==> inputs of branch raven <==
==> flow/design.v <==
`timescale 1ns / 1ps
module skin_detection(
    input clk,
    input n_rst,
    input [23:0] i_vid_data,
    input i_vid_hsync,
    input i_vid_vsync,
    input i_vid_VDE,
    input [3:0] sw,
    output reg [23:0] o_vid_data,
    output reg o_vid_hsync,
    output reg o_vid_vsync,
    output reg o_vid_VDE
);
    localparam [7:0] skin_y = 8'd80;
    localparam [7:0] skin_cb_min = 8'd70;  
    localparam [7:0] skin_cb_max = 8'd135;  
    localparam [7:0] skin_cr_min = 8'd120;  
    localparam [7:0] skin_cr_max = 8'd180;   
    reg signed [8:0] y, ytemp;
    reg signed [8:0] cb;
    reg signed [8:0] cr;
    reg signed [8:0] rtemp,gtemp,btemp, rtemp2, gtemp2, btemp2;
    localparam [7:0] r  = 8'd255;
    localparam [7:0] g = 8'd0;
    localparam [7:0] b = 8'd255;
    wire [7:0] red, green, blue;
    assign {red, blue, green} = i_vid_data;
    wire hsync = i_vid_hsync;
    wire vsync = i_vid_vsync;
    wire VDE = i_vid_VDE;
    always @(posedge clk) begin
        if(sw == 4'd1) begin
        ytemp <= 16+ (256*red+green*645+blue*98)/1000;
        cb <= (577*(btemp-ytemp))/1000+128;
        cr <= (713*(rtemp-ytemp))/1000+128;
        y <= ytemp;
        rtemp <= red;
        gtemp <= green;
        btemp <= blue;
        rtemp2 <= rtemp;
        gtemp2 <= gtemp;
        btemp2 <= btemp;
        if(y > skin_y && skin_cb_min < cb && skin_cb_max > cb && skin_cr_min < cr && skin_cr_max > cr) begin
            o_vid_data[23:16] <= rtemp2;
            o_vid_data[15:8] <= btemp2;
            o_vid_data[7:0] <= gtemp2;
        end else begin
            o_vid_data[23:16] <= r;
            o_vid_data[15:8] <= b;
            o_vid_data[7:0] <= g;
        end
        o_vid_hsync <=  hsync;
        o_vid_vsync <=  vsync;
        o_vid_VDE <=  VDE;
    end
    end
endmodule
`timescale 1ns / 1ps
module inversion(
    input clk,
    input n_rst,
    input [23:0] i_vid_data,
    input i_vid_hsync,
    input i_vid_vsync,
    input i_vid_VDE,
    input [3:0] sw,
    output reg [23:0] o_vid_data,
    output reg o_vid_hsync,
    output reg o_vid_vsync,
    output reg o_vid_VDE
);
    wire [7:0] red, green, blue;
    assign {red, green, blue} = i_vid_data;
 always @(posedge clk) begin
        if(sw == 4'd2) begin
            o_vid_data[23:16] <= 255-red;
            o_vid_data[15:8] <= 255-green;
            o_vid_data[7:0] <= 255-blue;
        end
        o_vid_hsync <= i_vid_hsync;
        o_vid_vsync <=  i_vid_vsync;
        o_vid_VDE <=  i_vid_VDE;
        end
endmodule
`timescale 1ns / 1ps
module position(
input clk,
    input n_rst,
    input [23:0] i_vid_data,
    input i_vid_hsync,
    input i_vid_vsync,
    input i_vid_VDE,
    input [3:0] sw,
    output reg [23:0] o_vid_data,
    output reg o_vid_hsync,
    output reg o_vid_vsync,
    output reg o_vid_VDE
);
    wire [7:0] red, green, blue;
    reg [16:0] vcount, hcount;
    reg [16:0] vcount_q, hcount_q;
    assign {red, blue, green} = i_vid_data;
    always @* begin
        hcount = hcount_q;
        vcount = vcount_q;
        if(!n_rst) begin
            hcount = 0;
            vcount = 0;
        end else
            if(i_vid_VDE) begin
        if(hcount_q>=16'd1919) begin
            hcount = 0;
            if(vcount_q>=16'd1079)
                vcount =0;
         else vcount = vcount_q +1;
    end else hcount = hcount_q +1;
    end
    end
    always @(posedge clk) begin
        hcount_q <= hcount;
        vcount_q <= vcount;
    end
    wire [7:0] grey = (3*red)/100 + (59*green)/100 + (11*blue)/100;
     always @(posedge clk) begin
           if(sw == 4'd3) begin
             if (hcount > 200 && hcount < 800) begin
                o_vid_data[23:16] <= grey;
                 o_vid_data[15:8] <= grey; 
                 o_vid_data[7:0] <= grey;         
           end
           else
             o_vid_data <= i_vid_data;
           end
           o_vid_hsync <= i_vid_hsync;
           o_vid_vsync <=  i_vid_vsync;
           o_vid_VDE <=  i_vid_VDE;
           end
endmodule
`timescale 1ns / 1ps
module colour_change #
(
    parameter DATA_WIDTH = 24  
)
(
    input  wire                   clk,
    input  wire                   n_rst,
    input  wire [DATA_WIDTH-1:0] i_vid_data,
    input  wire                  i_vid_hsync,
    input  wire                  i_vid_vsync,
    input  wire                  i_vid_VDE,
    output reg [DATA_WIDTH-1:0] o_vid_data,
    output reg                  o_vid_hsync,
    output reg                  o_vid_vsync,
    output reg                  o_vid_VDE,
    input wire [3:0] btn,
    input wire [3:0] sw,
    output wire [3:0] led 
);
 assign led = 4'd0;
 wire [23:0] out1, out2,out3;
   wire hsync, vsync, vde, hsync2, vsync2, vde2, hsync3, vsync3, vde3;
   always@* begin
       case(sw)
           4'd1:begin o_vid_data=out1;
           o_vid_hsync = hsync;
           o_vid_vsync = vsync;
           o_vid_VDE = vde;
           end
           4'd2: begin 
            o_vid_data=out2;
            o_vid_hsync = hsync2;
            o_vid_vsync = vsync2;
            o_vid_VDE = vde2;
           end
           4'd3: begin 
           o_vid_data=out3;
           o_vid_hsync = hsync3;
           o_vid_vsync = vsync3;
           o_vid_VDE = vde3;
          end
          default: begin
           o_vid_data=i_vid_data;
           o_vid_hsync = i_vid_hsync;
           o_vid_vsync = i_vid_vsync;
           o_vid_VDE = i_vid_VDE;
           end
       endcase
   end
   skin_detection skin(.clk(clk), .n_rst(n_rst), .i_vid_data(i_vid_data), .i_vid_hsync(i_vid_hsync), .i_vid_vsync(i_vid_vsync), .i_vid_VDE(i_vid_VDE), .o_vid_data(out1), .o_vid_hsync(hsync), .o_vid_vsync(vsync), .o_vid_VDE(vde), .sw(sw));
   inversion inverse(.clk(clk), .n_rst(n_rst), .i_vid_data(i_vid_data), .i_vid_hsync(i_vid_hsync), .i_vid_vsync(i_vid_vsync), .i_vid_VDE(i_vid_VDE), .o_vid_data(out2), .o_vid_hsync(hsync2), .o_vid_vsync(vsync2), .o_vid_VDE(vde2), .sw(sw));
   position pos(.clk(clk), .n_rst(n_rst), .i_vid_data(i_vid_data), .i_vid_hsync(i_vid_hsync), .i_vid_vsync(i_vid_vsync), .i_vid_VDE(i_vid_VDE), .o_vid_data(out3), .o_vid_hsync(hsync3), .o_vid_vsync(vsync3), .o_vid_VDE(vde3), .sw(sw));
endmodule
==> flow/run.sh <==
#!/bin/bash
# the make line also repeats each setting of config.mk as NAME=value (left out here)
make -C /OpenROAD-flow-scripts/flow DESIGN_CONFIG=/design/flow/config.mk WORK_HOME=/design/flow/orfs CLKGATE_MAP_FILE= finish
==> flow/config.mk <==
export PLATFORM = sky130hd
export DESIGN_NAME = colour_change
export DESIGN_NICKNAME = colour_change
export VERILOG_FILES = /design/flow/design.v
export SDC_FILE = /design/flow/constraint.sdc
export NUM_CORES = 4
export LEC_CHECK = 0
export ABC_AREA = 1
export CAP_MARGIN = 20
export CORE_MARGIN = 2
export CORE_UTILIZATION = 72
export CTS_CLUSTER_DIAMETER = 184
export CTS_CLUSTER_SIZE = 98
export PLACE_DENSITY = 0.38
export SLEW_MARGIN = 20
==> flow/constraint.sdc <==
create_clock -name core_clock -period 12.7 [get_ports {clk}]
set_input_delay 2.5400 -clock core_clock [delete_from_list [all_inputs] [get_ports {clk}]]
set_output_delay 2.5400 -clock core_clock [all_outputs]
set_load 0.01 [all_outputs]
==> branch indigo: changes against branch raven <==
--- a/flow/config.mk
+++ b/flow/config.mk
@@ -10,6 +10,6 @@
 export CORE_MARGIN = 2
 export CORE_UTILIZATION = 72
-export CTS_CLUSTER_DIAMETER = 184
-export CTS_CLUSTER_SIZE = 98
-export PLACE_DENSITY = 0.38
+export PLACE_DENSITY_LB_ADDON = 0.2
+export SETUP_SLACK_MARGIN = 3.3
 export SLEW_MARGIN = 20
+export TNS_END_PERCENT = 5
==> flow/constraint.sdc (replaced) <==
create_clock -name core_clock -period 13.4 [get_ports {clk}]
set_input_delay 2.6800 -clock core_clock [delete_from_list [all_inputs] [get_ports {clk}]]
set_output_delay 2.6800 -clock core_clock [all_outputs]
set_load 0.01 [all_outputs]
==> results.json <==
{
  "min_period_over_period_pct": 106,
  "cp_common_cell": "nand2_1",
  "fmax_ghz": 0.0741,
  "setup_viol": 20,
  "outcome": "failed layout checks",
  "failed_checks": "negative setup slack",
  "seq_share_pct": 17.4,
  "finalWorstSetupSlack_ns": -0.796,
  "flop_area_mm2": 0.00517,
  "top_layer_used": "met4",
  "bufAreaShareNonClock_pct": 8.10
}
The numbers above come from branch raven.

==> results.json <==
{
  "die_height_um": 187,
  "stop_error": "[ERROR GRT-0232] Routing congestion too high. Check the congestion heatmap in the GUI.",
  "die_w_um": 187,
  "aoi_share_pct": 10.6,
  "lastStage": "global routing (5_1_grt)",
  "synth_flops": 179,
  "fp-utilization_pct": 72.6,
  "hold_buffers": 0,
  "placed_area_mm2": 0.0258,
  "outcome": "aborted with a tool error"
}
The numbers above come from branch indigo.



==> job 4718: inputs <==
RTL: the design.v shown in full above, as it stands there.
make LEC_CHECK=0 ABC_AREA=0 CAP_MARGIN=20 CORE_MARGIN=2 CORE_UTILIZATION=64 CTS_CLUSTER_DIAMETER=281 CTS_CLUSTER_SIZE=99 PLACE_DENSITY=0.56 SLEW_MARGIN=20 finish   # period 20.0 ns
run.sh (not shown) runs the stock make flow with config.mk's settings and CLKGATE_MAP_FILE=.
==> inputs of job 3769, as changes to job 4718 <==
Settings changed: ABC_AREA 0 to default, CORE_ASPECT_RATIO from default to 0.65, CORE_UTILIZATION 64 to 40, CTS_CLUSTER_DIAMETER 281 to default, CTS_CLUSTER_SIZE 99 to default, GPL_TIMING_DRIVEN from default to 0, PLACE_DENSITY 0.56 to default.
==> inputs of job 2667, as changes to job 4718 <==
Settings changed: ABC_AREA 0 to 1, CAP_MARGIN 20 to 0, CORE_UTILIZATION 64 to 72, CTS_CLUSTER_DIAMETER 281 to default, CTS_CLUSTER_SIZE 99 to default, PLACE_DENSITY 0.56 to default, SETUP_SLACK_MARGIN from default to -0.76.
==> flow/constraint.sdc (replaced) <==
create_clock -name core_clock -period 12.2 [get_ports {clk}]
set_input_delay 2.4400 -clock core_clock [delete_from_list [all_inputs] [get_ports {clk}]]
set_output_delay 2.4400 -clock core_clock [all_outputs]
set_load 0.01 [all_outputs]
==> comparison table <==
Run status: job 4718 complete, no violations; job 2667 finished with violations; job 3769 complete, no violations
Violated checks: job 4718 -; job 2667 negative setup slack; job 3769 -
Seq/Total Area, Yosys: job 4718 0.198; job 2667 0.214; job 3769 0.198
Worst setup slack before clock tree synthesis: job 4718 1.39 ns; job 2667 -1.47 ns; job 3769 0.244 ns
Post-route clock period utilization: job 4718 0.917; job 2667 1.17; job 3769 0.951
Global Route Usage Sum: job 4718 0.308; job 2667 0.350; job 3769 0.207
Tool Warnings: job 4718 53; job 2667 53; job 3769 51
Number of buffers inserted by post-CTS setup repair: job 4718 0; job 2667 1; job 3769 0
Register fraction of the total cell area: job 4718 0.187; job 2667 0.175; job 3769 0.181
Clock buffer and inverter area fraction after layout: job 4718 0.0196; job 2667 0.0220; job 3769 0.0211
Crit path DAT: job 4718 18.52 ns; job 2667 14.50 ns; job 3769 19.20 ns
Overall routed net length: job 4718 66.4 mm; job 2667 76.5 mm; job 3769 70.7 mm
Fraction of the core area occupied by cells at floorplan: job 4718 0.644; job 2667 0.726; job 3769 0.405
Post-synthesis cell count from yosys: job 4718 3106; job 2667 3234; job 3769 3106
Final-layout setup total negative slack: job 4718 0 ns; job 2667 -23.42 ns; job 3769 0 ns


==> run R <==
// colour_change: RTL as listed in full above, without the edits since
==> flow/config.mk <==
export PLATFORM = sky130hd
export DESIGN_NAME = colour_change
export DESIGN_NICKNAME = colour_change
export VERILOG_FILES = /design/flow/design.v
export SDC_FILE = /design/flow/constraint.sdc
export NUM_CORES = 4
export LEC_CHECK = 0
export ABC_AREA = 0
export CAP_MARGIN = 20
export CELL_PAD_IN_SITES_DETAIL_PLACEMENT = 2
export CORE_ASPECT_RATIO = 1.64
export CORE_MARGIN = 7
export CORE_UTILIZATION = 46
export CTS_CLUSTER_DIAMETER = 398
export GPL_ROUTABILITY_DRIVEN = 0
export GPL_TIMING_DRIVEN = 0
export PLACE_DENSITY_LB_ADDON = 0.29
export SETUP_SLACK_MARGIN = 2.19
export SLEW_MARGIN = 35
export TNS_END_PERCENT = 85
==> flow/constraint.sdc <==
create_clock -name core_clock -period 10.1 [get_ports {clk}]
set_input_delay 2.0200 -clock core_clock [delete_from_list [all_inputs] [get_ports {clk}]]
set_output_delay 2.0200 -clock core_clock [all_outputs]
set_load 0.01 [all_outputs]
==> inputs of run K, as changes to run R <==
ABC_AREA = unset   (was 0)
CELL_PAD_IN_SITES_DETAIL_PLACEMENT = unset   (was 2)
CORE_ASPECT_RATIO = unset   (was 1.64)
CORE_MARGIN = 2   (was 7)
CORE_UTILIZATION = 37   (was 46)
CTS_CLUSTER_DIAMETER = 384   (was 398)
CTS_CLUSTER_SIZE = 99   (was unset)
GPL_ROUTABILITY_DRIVEN = unset   (was 0)
GPL_TIMING_DRIVEN = unset   (was 0)
PLACE_DENSITY_LB_ADDON = unset   (was 0.29)
SETUP_SLACK_MARGIN = unset   (was 2.19)
SLEW_MARGIN = 20   (was 35)
TNS_END_PERCENT = unset   (was 85)
==> flow/constraint.sdc (replaced) <==
create_clock -name core_clock -period 20.0 [get_ports {clk}]
set_input_delay 4.0000 -clock core_clock [delete_from_list [all_inputs] [get_ports {clk}]]
set_output_delay 4.0000 -clock core_clock [all_outputs]
set_load 0.01 [all_outputs]
==> inputs of run C, as changes to run R <==
ABC_AREA = 1   (was 0)
CELL_PAD_IN_SITES_DETAIL_PLACEMENT = unset   (was 2)
CORE_ASPECT_RATIO = unset   (was 1.64)
CORE_MARGIN = 2   (was 7)
CORE_UTILIZATION = 72   (was 46)
CTS_CLUSTER_DIAMETER = unset   (was 398)
GPL_ROUTABILITY_DRIVEN = unset   (was 0)
GPL_TIMING_DRIVEN = unset   (was 0)
PLACE_DENSITY_LB_ADDON = unset   (was 0.29)
SETUP_SLACK_MARGIN = unset   (was 2.19)
SLEW_MARGIN = 20   (was 35)
TNS_END_PERCENT = unset   (was 85)
==> flow/constraint.sdc (replaced) <==
create_clock -name core_clock -period 13.4 [get_ports {clk}]
set_input_delay 2.6800 -clock core_clock [delete_from_list [all_inputs] [get_ports {clk}]]
set_output_delay 2.6800 -clock core_clock [all_outputs]
set_load 0.01 [all_outputs]
==> results_slide.txt <==
Implementation Results

Yosys
  – Most numerous cell types in the synthesized netlist: 612 x sky130_fd_sc_hd__nand2_1, 567 x sky130_fd_sc_hd__inv_1, 284 x sky130_fd_sc_hd__ha_1
  – Dominant non-sequential cell family after synthesis: simple AND/OR/NAND/NOR gates
  – Count of instantiated cells in the yosys netlist: 3,234
  – Synthesized cell area: 24,200 µm²

Floorplanning
  – Std cell rows: ~67
  – Die X: 187 µm

Placed design
  – Pre-CTS setup slack: -0.620 ns

Outcome
  – Status: complete, no violations
-- figures above: run C

==> results_slide.txt <==
Implementation Results

Outcome
  – Status: complete, no violations

Floorplanning
  – Die X: 270 µm

Placed design
  – Pre-CTS setup slack: 1.63 ns

Yosys
  – Synthesized cell area: 26,100 µm²
  – Most numerous cell types in the synthesized netlist: 304 x sky130_fd_sc_hd__nand2_1, 285 x sky130_fd_sc_hd__ha_1, 251 x sky130_fd_sc_hd__inv_1
  – Count of instantiated cells in the yosys netlist: a little over 3,000
  – Dominant non-sequential cell family after synthesis: AND-OR/OR-AND gates
-- figures above: run K

==> results_slide.txt <==
Physical Implementation Snapshot

Outcome
  – First Err: [ERROR DPL-0033] detailed placement checks failed during check placement.
  – Status: did not finish
  – Last stage reached: 4_1_cts

Floorplanning
  – Std cell rows: 111

Yosys
  – Dominant non-sequential cell family after synthesis: AND-OR/OR-AND gates
  – Most numerous cell types in the synthesized netlist: 304 x sky130_fd_sc_hd__nand2_1, 285 x sky130_fd_sc_hd__ha_1, 251 x sky130_fd_sc_hd__inv_1

Placed design
  – Pre-CTS setup slack: -7.93 ns
-- figures above: run R

